==> run R <==
==> flow/design.v (excerpt) <==
module ARM_SingleCycle_CPU
	#(parameter	BusWidth	= 32)
	(input logic		i_CLK, i_RESET,
	input logic[(BusWidth - 1):0]	i_Instr,
	output logic[(BusWidth - 1):0]	o_PC,
	output logic[(BusWidth - 1):0]	o_Data_Address,
	output logic					o_Mem_Write,
	output logic[(BusWidth - 1):0]	o_Write_Data,
	input logic[(BusWidth - 1):0]	i_Read_Data);
Settings: LEC_CHECK=0, ABC_AREA=0, CAP_MARGIN=20, CELL_PAD_IN_SITES_DETAIL_PLACEMENT=2, CORE_ASPECT_RATIO=0.59, CORE_MARGIN=6, CORE_UTILIZATION=28, CTS_CLUSTER_SIZE=70, GPL_ROUTABILITY_DRIVEN=0, HOLD_SLACK_MARGIN=0.1, MAX_ROUTING_LAYER=met4, SETUP_SLACK_MARGIN=-1.53, SLEW_MARGIN=20; clock period 16.4 ns.
run.sh (not shown) runs the stock make flow with config.mk's settings and CLKGATE_MAP_FILE=.
==> run H (differences from run R) <==
Settings changed: CAP_MARGIN 20 to 15, CELL_PAD_IN_SITES_DETAIL_PLACEMENT 2 to unset, CELL_PAD_IN_SITES_GLOBAL_PLACEMENT set to 1, CORE_ASPECT_RATIO 0.59 to 0.88, CORE_MARGIN 6 to 2, CORE_UTILIZATION 28 to 61, CTS_CLUSTER_SIZE 70 to 57, GPL_ROUTABILITY_DRIVEN 0 to 1, GPL_TIMING_DRIVEN set to 1, HOLD_SLACK_MARGIN 0.1 to -0.07, MAX_ROUTING_LAYER met4 to unset, SETUP_SLACK_MARGIN -1.53 to 1.94, SLEW_MARGIN 20 to 5, TNS_END_PERCENT set to 5.
==> flow/constraint.sdc (replaced) <==
create_clock -name core_clock -period 7.49 [get_ports {i_CLK}]
set_input_delay 1.4980 -clock core_clock [delete_from_list [all_inputs] [get_ports {i_CLK}]]
set_output_delay 1.4980 -clock core_clock [all_outputs]
set_load 0.01 [all_outputs]
==> summary.txt <==
flow finished, numbers: invs w/o clock 133, Clock power frac 20.5%, switch share roughly 50%, final WL 222000 microns, status finished clean, Ant. Diodes 46, Slew HR a little over an eighth, leakage power around 16 nW, critical path's top delay family AND-OR/OR-AND gates, combinational share of cell area a little under half
the above is filed under run R

==> summary.txt <==
run results: Seq cells post-synth about 520, simple share ~17%, yosys warns 14, last stage reached global routing (5_1_grt), total track usage roughly 77%, Run Error [ERROR GRT-0232] Routing congestion too high. Check the congestion heatmap in the GUI., dpl ws -1.69 ns, status stopped before the end, Post-synth top cells nand2_1 (607), o21ai_0 (557), dfrtp_1 (516), a22oi_1 (304), clkbuf_1 (284), CTS resizes roughly 460, root buf cell clkbuf_16, Yosys cell types roughly 89, post-synthesis average cell area between 8 and 9 sq um, XOR/XNOR Area Share roughly 1.8%, Net Count, Synth slightly above 4000, Compound-Gate Fraction of Synth Area a little under a third, Post-DP Area about 40000 sq um, postcts setup bufs approximately 120
the above is filed under run H


==> v31: inputs <==
ARM_SingleCycle_CPU again, from the RTL that the note above started with.
==> flow/design.v (excerpt) <==
module ARM_SingleCycle_CPU
	#(parameter	BusWidth	= 32)
	(input logic		i_CLK, i_RESET,
	input logic[(BusWidth - 1):0]	i_Instr,
	output logic[(BusWidth - 1):0]	o_PC,
	output logic[(BusWidth - 1):0]	o_Data_Address,
	output logic					o_Mem_Write,
	output logic[(BusWidth - 1):0]	o_Write_Data,
	input logic[(BusWidth - 1):0]	i_Read_Data);
export LEC_CHECK = 0
export ABC_AREA = 1
export CAP_MARGIN = 15
export CELL_PAD_IN_SITES_GLOBAL_PLACEMENT = 1
export CORE_ASPECT_RATIO = 0.88
export CORE_MARGIN = 2
export CORE_UTILIZATION = 58
export CTS_CLUSTER_SIZE = 57
export GPL_ROUTABILITY_DRIVEN = 1
export GPL_TIMING_DRIVEN = 1
export HOLD_SLACK_MARGIN = -0.07
export SETUP_SLACK_MARGIN = 1.94
export SLEW_MARGIN = 5
create_clock -name core_clock -period 7.49 [get_ports {i_CLK}]
==> v3 (differences from v31) <==
CAP_MARGIN = 5   (was 15)
CELL_PAD_IN_SITES_GLOBAL_PLACEMENT = default   (was 1)
CORE_ASPECT_RATIO = default   (was 0.88)
CORE_MARGIN = 3   (was 2)
CORE_UTILIZATION = 21   (was 58)
CTS_CLUSTER_DIAMETER = 394   (was default)
CTS_CLUSTER_SIZE = default   (was 57)
GPL_ROUTABILITY_DRIVEN = default   (was 1)
GPL_TIMING_DRIVEN = default   (was 1)
HOLD_SLACK_MARGIN = 0.15   (was -0.07)
MAX_ROUTING_LAYER = met4   (was default)
PLACE_DENSITY_LB_ADDON = 0.13   (was default)
SETUP_SLACK_MARGIN = 2.57   (was 1.94)
SLEW_MARGIN = 20   (was 5)
TNS_END_PERCENT = 80   (was default)
==> flow/constraint.sdc (replaced) <==
create_clock -name core_clock -period 9.7 [get_ports {i_CLK}]
set_input_delay 1.9400 -clock core_clock [delete_from_list [all_inputs] [get_ports {i_CLK}]]
set_output_delay 1.9400 -clock core_clock [all_outputs]
set_load 0.01 [all_outputs]
==> v19 (differences from v31) <==
ABC_AREA = default   (was 1)
CAP_MARGIN = 20   (was 15)
CELL_PAD_IN_SITES_DETAIL_PLACEMENT = 2   (was default)
CELL_PAD_IN_SITES_GLOBAL_PLACEMENT = default   (was 1)
CORE_ASPECT_RATIO = default   (was 0.88)
CORE_UTILIZATION = 56   (was 58)
CTS_CLUSTER_DIAMETER = 70   (was default)
CTS_CLUSTER_SIZE = 39   (was 57)
GPL_ROUTABILITY_DRIVEN = default   (was 1)
GPL_TIMING_DRIVEN = default   (was 1)
HOLD_SLACK_MARGIN = default   (was -0.07)
MAX_ROUTING_LAYER = met4   (was default)
PLACE_DENSITY_LB_ADDON = 0.23   (was default)
SETUP_SLACK_MARGIN = default   (was 1.94)
SLEW_MARGIN = 30   (was 5)
TNS_END_PERCENT = 75   (was default)
==> flow/constraint.sdc (replaced) <==
create_clock -name core_clock -period 17.7 [get_ports {i_CLK}]
set_input_delay 3.5400 -clock core_clock [delete_from_list [all_inputs] [get_ports {i_CLK}]]
set_output_delay 3.5400 -clock core_clock [all_outputs]
set_load 0.01 [all_outputs]
==> v9 (differences from v31) <==
ABC_AREA = 0   (was 1)
CORE_ASPECT_RATIO = 0.65   (was 0.88)
CORE_UTILIZATION = 23   (was 58)
CTS_CLUSTER_SIZE = 73   (was 57)
GPL_ROUTABILITY_DRIVEN = 0   (was 1)
PLACE_DENSITY_LB_ADDON = 0.2   (was default)
SETUP_SLACK_MARGIN = default   (was 1.94)
SLEW_MARGIN = 20   (was 5)
==> flow/constraint.sdc (replaced) <==
create_clock -name core_clock -period 9.57 [get_ports {i_CLK}]
set_input_delay 1.9140 -clock core_clock [delete_from_list [all_inputs] [get_ports {i_CLK}]]
set_output_delay 1.9140 -clock core_clock [all_outputs]
set_load 0.01 [all_outputs]
==> results.cfg <==
; implementation run metrics
[final_timing]
fin_ws_ns = -0.209
setup_viol = 14

[setup_path]
regToRegSetupSlack_ns = 1.28
worst-setup-path-type = primary input to output port

[logic_synthesis]
top_cells_by_count = nand2_1 (1,687), inv_1 (746), o21ai_0 (587)
synth.cell_area_um2 = 35800

[die]
core_area_um2 = 61200

[global_routing]
track_usage_pct = 55.9

[status]
violations = setup timing
status = failed layout checks
# the run above: v31

==> results.cfg <==
; implementation run metrics
[logic_synthesis]
synth.distinct_cells = 89
synth_top_flop_cell = dfrtp_1
synth-edff-count = 0
synth.cell_area_um2 = 32100
top_cells_by_count = nand2_1 (607), o21ai_0 (557), dfrtp_1 (516)

[die]
die_w_um = 468
core_area_um2 = 139000

[global_routing]
track_usage_pct = 25.5

[final_timing]
fin_ws_ns = 0.162
setup_viol = 0

[clock_tree]
clk_pin_slew_ns = 0.07

[layout]
largest_class = multi-input combinational cells

[status]
status = finished clean
# the run above: v9

==> results.cfg <==
; yosys + openroad results
[logic_synthesis]
synth.cell_area_um2 = 32100
top_cell = nand2_1
netlist_instances = 3857
ys_cells = 3857
fp_nets = 4032
top_cells_by_count = nand2_1 (607), o21ai_0 (557), dfrtp_1 (516)
top_area_share_pct = 40.2

[status]
status = did not finish
error_line = [ERROR DPL-0033] detailed placement checks failed during check placement.
haltStage = 3_5_place_dp

[die]
core_area_um2 = 56600
# the run above: v19

==> results.cfg <==
; implementation run metrics
[die]
core_area_um2 = 168000
tap_cells = 2204

[route]
post_drt_wl_per_cell_um = 26.5

[global_routing]
track_usage_pct = 25.7

[logic_synthesis]
top_cells_by_count = nand2_1 (1,687), inv_1 (746), o21ai_0 (587)
synth.cell_area_um2 = 35800

[final_timing]
fin_ws_ns = 1.43
setup_viol = 0

[status]
status = finished clean

[setup_path]
worst-setup-path-type = primary input to output port
# the run above: v3


==> inputs of sierra <==
ARM_SingleCycle_CPU again, from the RTL that the note above started with.
Settings: LEC_CHECK=0, ABC_AREA=0, CAP_MARGIN=15, CELL_PAD_IN_SITES_GLOBAL_PLACEMENT=0, CORE_ASPECT_RATIO=0.65, CORE_MARGIN=2, CORE_UTILIZATION=70, CTS_CLUSTER_SIZE=73, GPL_ROUTABILITY_DRIVEN=1, GPL_TIMING_DRIVEN=1, HOLD_SLACK_MARGIN=-0.07, PLACE_DENSITY_LB_ADDON=0.2, SETUP_SLACK_MARGIN=1.0, SLEW_MARGIN=20; clock period 4.14 ns.
==> tundra (differences from sierra) <==
==> flow/config.mk (replaced) <==
export PLATFORM = sky130hd
export DESIGN_NAME = ARM_SingleCycle_CPU
export DESIGN_NICKNAME = ARM_SingleCycle_CPU
export VERILOG_FILES = /design/flow/design.v
export SDC_FILE = /design/flow/constraint.sdc
export NUM_CORES = 4
export LEC_CHECK = 0
export CAP_MARGIN = 20
export CORE_MARGIN = 2
export CORE_UTILIZATION = 56
export SLEW_MARGIN = 20
==> flow/constraint.sdc (replaced) <==
create_clock -name core_clock -period 7.54 [get_ports {i_CLK}]
set_input_delay 1.5080 -clock core_clock [delete_from_list [all_inputs] [get_ports {i_CLK}]]
set_output_delay 1.5080 -clock core_clock [all_outputs]
set_load 0.01 [all_outputs]
==> lagoon (differences from sierra) <==
==> flow/config.mk (replaced) <==
export PLATFORM = sky130hd
export DESIGN_NAME = ARM_SingleCycle_CPU
export DESIGN_NICKNAME = ARM_SingleCycle_CPU
export VERILOG_FILES = /design/flow/design.v
export SDC_FILE = /design/flow/constraint.sdc
export NUM_CORES = 4
export LEC_CHECK = 0
export ABC_AREA = 1
export CAP_MARGIN = 20
export CORE_MARGIN = 2
export CORE_UTILIZATION = 28
export CTS_CLUSTER_SIZE = 61
export GPL_TIMING_DRIVEN = 1
export MIN_ROUTING_LAYER = met2
export PLACE_DENSITY = 0.47
export SETUP_SLACK_MARGIN = 1.55
export SLEW_MARGIN = 40
==> flow/constraint.sdc (replaced) <==
create_clock -name core_clock -period 8.49 [get_ports {i_CLK}]
set_input_delay 1.6980 -clock core_clock [delete_from_list [all_inputs] [get_ports {i_CLK}]]
set_output_delay 1.6980 -clock core_clock [all_outputs]
set_load 0.01 [all_outputs]
==> maple (differences from sierra) <==
==> flow/config.mk (replaced) <==
export PLATFORM = sky130hd
export DESIGN_NAME = ARM_SingleCycle_CPU
export DESIGN_NICKNAME = ARM_SingleCycle_CPU
export VERILOG_FILES = /design/flow/design.v
export SDC_FILE = /design/flow/constraint.sdc
export NUM_CORES = 4
export LEC_CHECK = 0
export CAP_MARGIN = 20
export CORE_ASPECT_RATIO = 1.23
export CORE_MARGIN = 2
export CORE_UTILIZATION = 40
export PLACE_DENSITY_LB_ADDON = 0.19
export SETUP_SLACK_MARGIN = 0.95
export SLEW_MARGIN = 20
==> flow/constraint.sdc (replaced) <==
create_clock -name core_clock -period 16.4 [get_ports {i_CLK}]
set_input_delay 3.2800 -clock core_clock [delete_from_list [all_inputs] [get_ports {i_CLK}]]
set_output_delay 3.2800 -clock core_clock [all_outputs]
set_load 0.01 [all_outputs]
==> results <==
lagoon finished but failed the layout checks on negative setup slack. sierra aborted during clock tree synthesis (4_1_cts). maple passed the timing, design-rule and antenna checks. tundra finished with negative setup slack left. The lowest clock-buffer cell count belongs to tundra, the highest to lagoon. Utilization, lowest first: lagoon, maple, tundra. Sequential power, lowest first: maple, lagoon, tundra. The lowest global-route usage belongs to maple, the highest to tundra. Worst setup slack: lagoon is higher than tundra (0.48 ns). Of tundra and lagoon, tundra has the higher hold slack (gap 0.028 ns).
==> figures <==
|  | tundra | maple | lagoon | sierra |
|---|---|---|---|---|
| Outcome | finished with violations | no timing/DRC/antenna violations | finished with violations | did not finish |
| Failing step | - | - | - | clock tree synthesis (4_1_cts) |
| Violated checks | negative setup slack | - | negative setup slack | - |
| Inverters, non-clock | 133 | 133 | 774 | - |
| Placed instance area | 40,000 sq um | 35,000 sq um | 46,200 sq um | 44,000 sq um |
| Final Skew | 0.0296 ns | 0.0161 ns | 0.0485 ns | - |
| Basic Gates by Area | 16.6% | 16.6% | 29.9% | 16.6% |
| Cell type taking the most area | logic gates | logic gates | logic gates | - |
| Class of the worst hold path | reg2reg | reg2reg | reg2reg | - |
| Via count | 39,800 | 32,600 | 60,400 | - |
| R2r endpoint | Controller.ConditionalLogic.s_Flags_NZ[0] | Controller.ConditionalLogic.s_Flags_NZ[0] | Datapath.ProgramCounter.o_Address[30] | - |
| Met2 routed wirelength | 66.5 mm | 65.8 mm | 105 mm | - |
| Leakage power figure | 20.5 nW | 15.9 nW | 25.5 nW | - |
| Warning total across the stage logs | 112 | 101 | 109 | - |
| Data required time of the critical path | 6.03 ns | 13.12 ns | 6.79 ns | - |
No activity file was given, so power comes from the tool's default toggle rates.
